Setup of build 3:
// LASER
module LASER(
	CLK,
	RST,
	X,
	Y,
	C1X,
	C1Y,
	C2X,
	C2Y,
	DONE
);
Size: ~1800 cells after synthesis, about 380 flip-flops, about 27 I/O pins, roughly 0.018 mm^2 of cells after synthesis.
export LEC_CHECK = 0
export CAP_MARGIN = 20
export CORE_MARGIN = 2
export CORE_UTILIZATION = 72
export CTS_CLUSTER_SIZE = 48
export PLACE_DENSITY_LB_ADDON = 0.0
export SETUP_SLACK_MARGIN = 1.21
export SLEW_MARGIN = 20
create_clock -name core_clock -period 4.43 [get_ports {CLK}]
run.sh (not shown) runs the stock make flow with config.mk's settings and CLKGATE_MAP_FILE=.
Build 3 finished every stage; the final checks, however, were not passed, the failures being setup timing.
Input-level comparison between build 42 and build 3:
Settings: clearing CTS_CLUSTER_SIZE, which used to be 48; clearing PLACE_DENSITY_LB_ADDON, which used to be 0.0; swapping 72 for 40 in CORE_UTILIZATION; clearing SETUP_SLACK_MARGIN, which used to be 1.21; swapping 4.43 for 5.79 in the clock period (ns, I/O delays scaled along).
==> comparison <==
Build 42 reached the end of the flow, and the finished layout is clean on the timing, DRC and antenna checks. The combinational group power of build 42 is lower than that of build 3. Going from build 3 to build 42, final standard cell count with taps included and fillers excluded went up about 9%, static power due to leakage went down about 4%.
Edits applied to the flow inputs when going from build 42 to build 24:
Settings: PLACE_DENSITY_LB_ADDON now 0.12, previously not set; CELL_PAD_IN_SITES_DETAIL_PLACEMENT now 2, previously not set; CORE_UTILIZATION now 58, was 40; CELL_PAD_IN_SITES_GLOBAL_PLACEMENT now 0, previously not set; SLEW_MARGIN now 35, was 20; CORE_MARGIN now 10, was 2; CTS_CLUSTER_SIZE now 64, previously not set; the clock period (ns, I/O delays scaled along) now 6.73, was 5.79.
==> results <==
Summary of build 42 and build 24: one run falls short of a clean finish, namely build 24. Looking at build 42 and build 24, the synthesized cell count is a wash. Note that the row count recorded for build 42 amounts to 1.20 times the value seen in build 24. Compared to build 42, build 24 was floorplanned on a smaller die. Reported for build 42 and build 24, total standard cell area after synthesis turned out identical to the last digit. Build 42 and build 24 ended up with nearly the same share of synthesized registers carrying an async set or reset. Note that the placeable core area recorded for build 24 amounts to 0.69 times the value seen in build 42.
Changes in build 5 relative to build 24:
Settings: CORE_MARGIN changed from 10 to 2; CTS_CLUSTER_DIAMETER newly set to 343; CORE_UTILIZATION changed from 58 to 68; PLACE_DENSITY_LB_ADDON removed (was 0.12); SLEW_MARGIN changed from 35 to 20; CELL_PAD_IN_SITES_GLOBAL_PLACEMENT removed (was 0); CTS_CLUSTER_SIZE removed (was 64); CELL_PAD_IN_SITES_DETAIL_PLACEMENT removed (was 2); the clock period (ns, I/O delays scaled along) changed from 6.73 to 3.62.
[summary]
Build 5: flow complete, layout not clean; failing: setup timing. FAIL build 24 @ 3_5_place_dp: tool exited with error. Count of port buffers added during placement: build 24 vs build 5 identical. [compare] base=build 24 new=build 5: vertical extent of the die shows a reduction of 30 um, core region area shows a reduction of 0.0047 mm^2, cell count listed in synth_stat.txt shows no meaningful change. Die outline width ends up lower on build 5. Against build 24 as the reference, build 5 delivers a lower die area. Re share of flip-flops with an asynchronous set or reset after synthesis: no difference whatsoever between build 24 and build 5. Looking at starting density of the core across build 24 and build 5, the one that comes out higher is build 5. From build 24 to build 5 the numbers moved as follows: number of placement rows now smaller; cell area after synthesis comparable.


The RTL this note starts from:
==> flow/design.v <==
module LASER(
	CLK,
	RST,
	X,
	Y,
	C1X,
	C1Y,
	C2X,
	C2Y,
	DONE
);
input 		    CLK, RST;
input [3:0]         X, Y;
output reg	    DONE;
output reg [3:0]    C1X, C1Y, C2X, C2Y;
parameter    s_idle    = 'd0,
	     s_input   = 'd1,
	     s_circle1 = 'd2,
             s_circle2 = 'd3,
	     s_check   = 'd4,
	     s_output  = 'd5;
integer    i,j;
reg 	     map[0:15][0:15];
reg [2:0]    current_state, next_state;
reg [5:0]    cover_num1, best_num1, cover_num2, best_num2, previous_sum; 	
reg [6:0]    cnt, cnt1;
reg signed [4:0]    bias_x, bias_y;
reg signed [4:0]    cur_x, cur_y, cir1_x, cir1_y, cir2_x, cir2_y;
reg signed [4:0]    best_x1, best_y1, best_x2, best_y2;
reg signed [4:0]    last_x1, last_y1, last_x2, last_y2;
wire	convergence, search_finish, delay_flag;
wire    outside_x1, outside_y1, outside_x2, outside_y2;
wire signed[5:0]    dis1, dis2; 		
assign dis1 = (cur_x-cir1_x)*(cur_x-cir1_x) + (cur_y-cir1_y)*(cur_y-cir1_y);
assign dis2 = (cur_x-cir2_x)*(cur_x-cir2_x) + (cur_y-cir2_y)*(cur_y-cir2_y);
assign search_finish = (cnt == 'd63 && cnt1 == 'd80);
assign delay_flag = (cnt1 == 'd80);
assign convergence = (best_num1 + best_num2 <= previous_sum );
assign outside_x1 = (cir1_x + bias_x > 'd15 || cir1_x + bias_x < 0);
assign outside_y1 = (cir1_y + bias_y > 'd15 || cir1_y + bias_y < 0);
assign outside_x2 = (cir2_x + bias_x > 'd15 || cir2_x + bias_x < 0);
assign outside_y2 = (cir2_y + bias_y > 'd15 || cir2_y + bias_y < 0);
always@(posedge CLK) begin
        if(RST)	
            current_state <= s_idle;
        else	
	    current_state <= next_state;
end
always@(*) begin
        next_state = current_state;
        case(current_state)
            s_idle   : 			     next_state = s_input;
	    s_input  :  if(cnt == 'd39)	     next_state = s_circle1;
	    s_circle1:  if(search_finish)    next_state = s_circle2;
	    s_circle2:  if(search_finish)    next_state = s_check;
	    s_check  :  if(convergence)	     next_state = s_output;
	                else	             next_state = s_circle2;
	    s_output : 			     next_state = s_input;
        endcase
end
always@(posedge CLK) begin
        case(current_state)
            s_idle   :  if(RST)			       cnt <= 'd0;  
	    s_input  :  if(cnt == 'd39)		       cnt <= 'd0;
		        else 			       cnt <= cnt+1;
	    s_circle1:  if(next_state == s_circle2)    cnt <= 'd0;
		        else if(delay_flag)	       cnt <= cnt+1;
	    s_circle2:  if(next_state == s_check)      cnt <= 'd0;     
	                else if(delay_flag)	       cnt <= cnt+1;
	    s_output :				       cnt <= 'd0;					
        endcase
end
always@(posedge CLK) begin
        case(current_state)
            s_idle   :  if(RST)		  cnt1 <= 'd0;  
	    s_circle1:  if(delay_flag)    cnt1 <= 'd0;
	                else 		  cnt1 <= cnt1+1;
	    s_circle2:  if(delay_flag)	  cnt1 <= 'd0;
		        else 		  cnt1 <= cnt1+1;
	    s_output :			  cnt1 <= 'd0;
    endcase
end
always@(posedge CLK) begin
        case(current_state)
            s_idle   : if(RST)
		           for(i=0;i<16;i=i+1)
		               for(j=0;j<16;j=j+1)
		                   map[i][j] <= 'd0;
	    s_input  : map[X][Y] <= 'd1;
	    s_output : for(i=0;i<16;i=i+1)
		           for(j=0;j<16;j=j+1)
			       map[i][j] <= 'd0;		
        endcase
end
always@(posedge CLK) begin
	case(current_state)
		s_idle   : if(RST)    cur_x <= 0;
		s_circle1: 	      cur_x <= (outside_x1) ? 0 : cir1_x + bias_x;
		s_circle2:	      cur_x <= (outside_x2) ? 0 : cir2_x + bias_x;
		s_output : 	      cur_x <= 0;
	endcase
end
always@(posedge CLK) begin
	case(current_state)
		s_idle   : if(RST)    cur_y <= 0;
		s_circle1: 	      cur_y <= (outside_y1) ? 0 : cir1_y + bias_y;
		s_circle2:	      cur_y <= (outside_y2) ? 0 : cir2_y + bias_y;
		s_output : 	      cur_y <= 0;
	endcase
end
always@(posedge CLK) begin
	case(current_state)
	    s_idle   : 	if(RST)    
                            begin	
                                cir1_x <= 2; 			
                                cir1_y <= 0; 		 	
                            end
	    s_circle1:  if(delay_flag)			
			    begin	
			        if(cir1_x == 'd14)	
                                    begin	
                                        cir1_x <= 2; 			
                                        cir1_y <= cir1_y+2; 	
                                    end
			        else				
                                    begin	
                                        cir1_x <= cir1_x + 2;
				    end
			     end
			 else if(delay_flag)		
                             begin	
                                 cir1_x <= cir1_x + 2;
			     end 
	     s_check  :  if(!convergence)
		             begin   
                                 cir1_x <= best_x2;
		                 cir1_y <= best_y2;
		             end  
	     s_output :	 begin	
                             cir1_x <= 2; 			
                             cir1_y <= 0;
 			 end
	 endcase
end
always@(posedge CLK) begin
	case(current_state)
	    s_idle   : 	if(RST)					
                            begin
                                cir2_x <= 2; 			
                                cir2_y <= 0; 			
                            end
	    s_circle2:  if(delay_flag)
			    begin	
			        if(cir2_x == 'd14)	
                                    begin	
                                        cir2_x <= 2; 			
                                        cir2_y <= cir2_y+2;
                                    end
				else
				    begin
                                	cir2_x <= cir2_x + 2;
				    end
			     end
	    s_check  :  if(!convergence)
		            begin	
                                cir2_x <= 2; 			
                                cir2_y <= 0; 			
                            end
	    s_output :	
		        begin	
                            cir2_x <= 2; 			
                            cir2_y <= 0; 			
                        end
	endcase
end
always@(posedge CLK) begin
	case(current_state)
	    s_idle   :  if(RST)					
                            begin	
                                best_x1 <= 0; 
                                best_y1 <= 0; 												
                            end
	    s_circle1:  if(delay_flag)			
                            begin	
                                best_x1 <= (cover_num1 > best_num1) ? cir1_x : best_x1;
				best_y1 <= (cover_num1 > best_num1) ? cir1_y : best_y1;
                            end
	    s_check  :  if(!convergence)		
                            begin	
                                best_x1 <= best_x2;
			        best_y1 <= best_y2;										
                            end
	    s_output :							
                            begin	
                                best_x1 <= 0; 
				best_y1 <= 0; 												
                            end
	endcase
end
always@(posedge CLK) begin
	case(current_state)
            s_idle   : 	if(RST)					
                            begin
	                        best_x2 <= 0; 
				best_y2 <= 0;
 			    end
	    s_circle2:  if(delay_flag)			
                            begin
                         	best_x2 <= (cover_num2 > best_num2) ? cir2_x : best_x2;
				best_y2 <= (cover_num2 > best_num2) ? cir2_y : best_y2;
                            end 
	    s_output :	begin	
                            best_x2 <= 0; 
			    best_y2 <= 0; 	
                        end
	endcase
end
always@(posedge CLK) begin
	case(current_state)
	    s_idle   : if(RST) 					
                           bias_x <= -'d4;
	    s_circle1: if(bias_x == 'd4)
		           bias_x <= -'d4;
		       else
			   bias_x <= bias_x+1;
	    s_circle2: if(bias_x == 'd4)		
                           bias_x <= -'d4;
		       else	
			   bias_x <= bias_x+1;
	    s_output : bias_x <= -'d4;
	endcase
end
always@(posedge CLK) begin
	case(current_state)
	    s_idle   : if(RST) 					
                           bias_y <= -'d4;
	    s_circle1: if(delay_flag)			
                           bias_y <= -'d4;
		       else if(bias_x == 'd4)	
                           bias_y <= bias_y+1;	 			
	    s_circle2: if(delay_flag)			
                           bias_y <= -'d4;
		       else if(bias_x == 'd4)	
                           bias_y <= bias_y+1;	
	    s_output : bias_y <= -'d4;
	endcase
end
always@(posedge CLK) begin
	case(current_state)
	    s_idle   : if(RST) 												
                           cover_num1 <= 'd0;
	    s_circle1: if(delay_flag)										
                           cover_num1 <= 'd0;
		       else if(outside_x1 || outside_y1)					
                           cover_num1 <= cover_num1;
		       else if(dis1 <= 'sd16  && map[cur_x][cur_y] == 'd1)	
                           cover_num1 <= cover_num1+1;					 
	    s_output : 						 								
                       cover_num1 <= 'd0;
	endcase
end
always@(posedge CLK) begin
	case(current_state)
	    s_idle   : if(RST) 												
                           best_num1 <= 'd0;
	    s_circle1: if(delay_flag)										
                           best_num1 <= (cover_num1 > best_num1) ? cover_num1 : best_num1;					
	    s_check  : if(!convergence)										
                           best_num1 <= best_num2;		
	    s_output : 														
                           best_num1 <= 'd0;
	endcase
end
always@(posedge CLK) begin
	case(current_state)
	    s_idle   : if(RST) 												
                           cover_num2 <= 'd0;				
	    s_circle2: if(delay_flag)										
                           cover_num2 <= 'd0;
		       else if(outside_x2 || outside_y2)					
                           cover_num2 <= cover_num2;
		       else if(dis2 <= 'sd16  && map[cur_x][cur_y] == 'd1)	
                           cover_num2 <= (dis1 > 'sd16) ? cover_num2+1 : cover_num2;	
	    s_output : 														
                       cover_num2 <= 'd0;
	endcase
end
always@(posedge CLK) begin
	case(current_state)
	    s_idle   : if(RST) 												
                           best_num2 <= 'd0;				
	    s_circle2: if(delay_flag)										
                           best_num2 <= (cover_num2 > best_num2) ? cover_num2 : best_num2;
	    s_check	 : if(!convergence)										
                           best_num2 <= 'd0;
	    s_output : 														
                           best_num2 <= 'd0;
	endcase
end
always@(posedge CLK) begin
	case(current_state)
	    s_idle   : if(RST) 	           previous_sum <= 'd0;				
	    s_check  : if(!convergence)    previous_sum <= best_num1 + best_num2;	
	    s_output : 		           previous_sum <= 'd0;
	endcase
end
always@(posedge CLK) begin
	if(current_state == s_check && !convergence)
	begin
	    last_x1 <= best_x1;
	    last_y1 <= best_y1;
	    last_x2 <= best_x2;
	    last_y2 <= best_y2;
	end
	else if(current_state == s_output)
	begin
            last_x1 <= 'd0;
	    last_y1 <= 'd0;
	    last_x2 <= 'd0;
	    last_y2 <= 'd0;
	end
end
always@(posedge CLK) begin
	if(next_state == s_output)    DONE <= 'd1;
	else			      DONE <= 'd0;
end
always@(posedge CLK) begin
	if(next_state == s_output) 
	begin
	    C1X <= last_x1[3:0];
	    C1Y <= last_y1[3:0];
	    C2X <= last_x2[3:0];
	    C2Y <= last_y2[3:0];
	end
	else
	begin
	    C1X <= 'd0;
	    C1Y <= 'd0;
	    C2X <= 'd0;
	    C2Y <= 'd0;
	end
end
endmodule 
clock: 3.51 ns
lec_check: 0
abc_area: 0
cap_margin: 25
cell_pad_in_sites_detail_placement: 1
cell_pad_in_sites_global_placement: 0
core_aspect_ratio: 1.0
core_margin: 6
core_utilization: 70
cts_cluster_diameter: 161
cts_cluster_size: 59
gpl_routability_driven: 0
gpl_timing_driven: 1
hold_slack_margin: 0.23
max_routing_layer: met4
place_density_lb_addon: 0.09
setup_slack_margin: -0.25
slew_margin: 20
tns_end_percent: 65
The starting point aborted during detailed placement.
Next try:
CAP_MARGIN = 20   (was 25)
CELL_PAD_IN_SITES_DETAIL_PLACEMENT = 0   (was 1)
CORE_MARGIN = 2   (was 6)
CORE_UTILIZATION = 71   (was 70)
CTS_CLUSTER_DIAMETER = unset   (was 161)
CTS_CLUSTER_SIZE = unset   (was 59)
GPL_ROUTABILITY_DRIVEN = unset   (was 0)
HOLD_SLACK_MARGIN = unset   (was 0.23)
SETUP_SLACK_MARGIN = -0.0   (was -0.25)
clock period = 4.3 ns   (was 3.51 ns; I/O delays follow)
Result: Now the flow reached the layout checks and failed them: setup timing; die area fell by about 10%; synthesized area is unchanged; synthesized cell count does not change.
Next try:
CORE_UTILIZATION = 58   (was 71)
MAX_ROUTING_LAYER = unset   (was met4)
clock period = 3.47 ns   (was 4.3 ns; I/O delays follow)
The changed run finished but fails on setup timing.
Count of clock-buffer cells in the layout goes down by 1.
Worst setup slack gets worse by 0.80 ns.
Routed wire length went down by 0.74%.
Sequential share of layout area shrinks by 1.5 points.
Flip-flop count stays the same.
Cell area grows by 3.6%.
Register-to-register slack gets worse by 0.80 ns.
Critical path depth does not change.
Total power grows by 26%.
Global-route usage fell by 7.4 points.
Combinational power grows by 29%.
Next try:
CAP_MARGIN = 0   (was 20)
CORE_UTILIZATION = 72   (was 58)
CTS_CLUSTER_DIAMETER = 374   (was unset)
PLACE_DENSITY_LB_ADDON = 0.0   (was 0.09)
SETUP_SLACK_MARGIN = 0.76   (was -0.0)
clock period = 5.3 ns   (was 3.47 ns; I/O delays follow)
The changed run finished with setup timing left.
Final cell count drops by a little under a tenth.
Global-route usage rises by 6.2 points.
Final area goes down by a few percent.
Die area went down by about a fifth.
Count of clock-buffer cells in the layout climbs by 3.
Power fell by well over a third.
Next try:
CAP_MARGIN = 25   (was 0)
CELL_PAD_IN_SITES_DETAIL_PLACEMENT = 1   (was 0)
CORE_UTILIZATION = 70   (was 72)
CTS_CLUSTER_DIAMETER = unset   (was 374)
CTS_CLUSTER_SIZE = 59   (was unset)
MAX_ROUTING_LAYER = met4   (was unset)
PLACE_DENSITY_LB_ADDON = 0.09   (was 0.0)
SETUP_SLACK_MARGIN = 0.53   (was 0.76)
What happened: This time the run did not get past clock tree synthesis (DPL-0033); synthesized cell count does not change; die area climbs by about 2.8%; area after synthesis stays the same.
Next try:
CAP_MARGIN = 20   (was 25)
CELL_PAD_IN_SITES_DETAIL_PLACEMENT = 0   (was 1)
CORE_UTILIZATION = 72   (was 70)
CTS_CLUSTER_SIZE = unset   (was 59)
MAX_ROUTING_LAYER = unset   (was met4)
PLACE_DENSITY_LB_ADDON = 0.0   (was 0.09)
SETUP_SLACK_MARGIN = 1.58   (was 0.53)
Now the flow produced a layout that fails on setup timing; synthesized area is unchanged; synthesized cell count is unchanged; die area drops by about 2.7%.
No activity file was given, so power comes from the tool's default toggle rates.
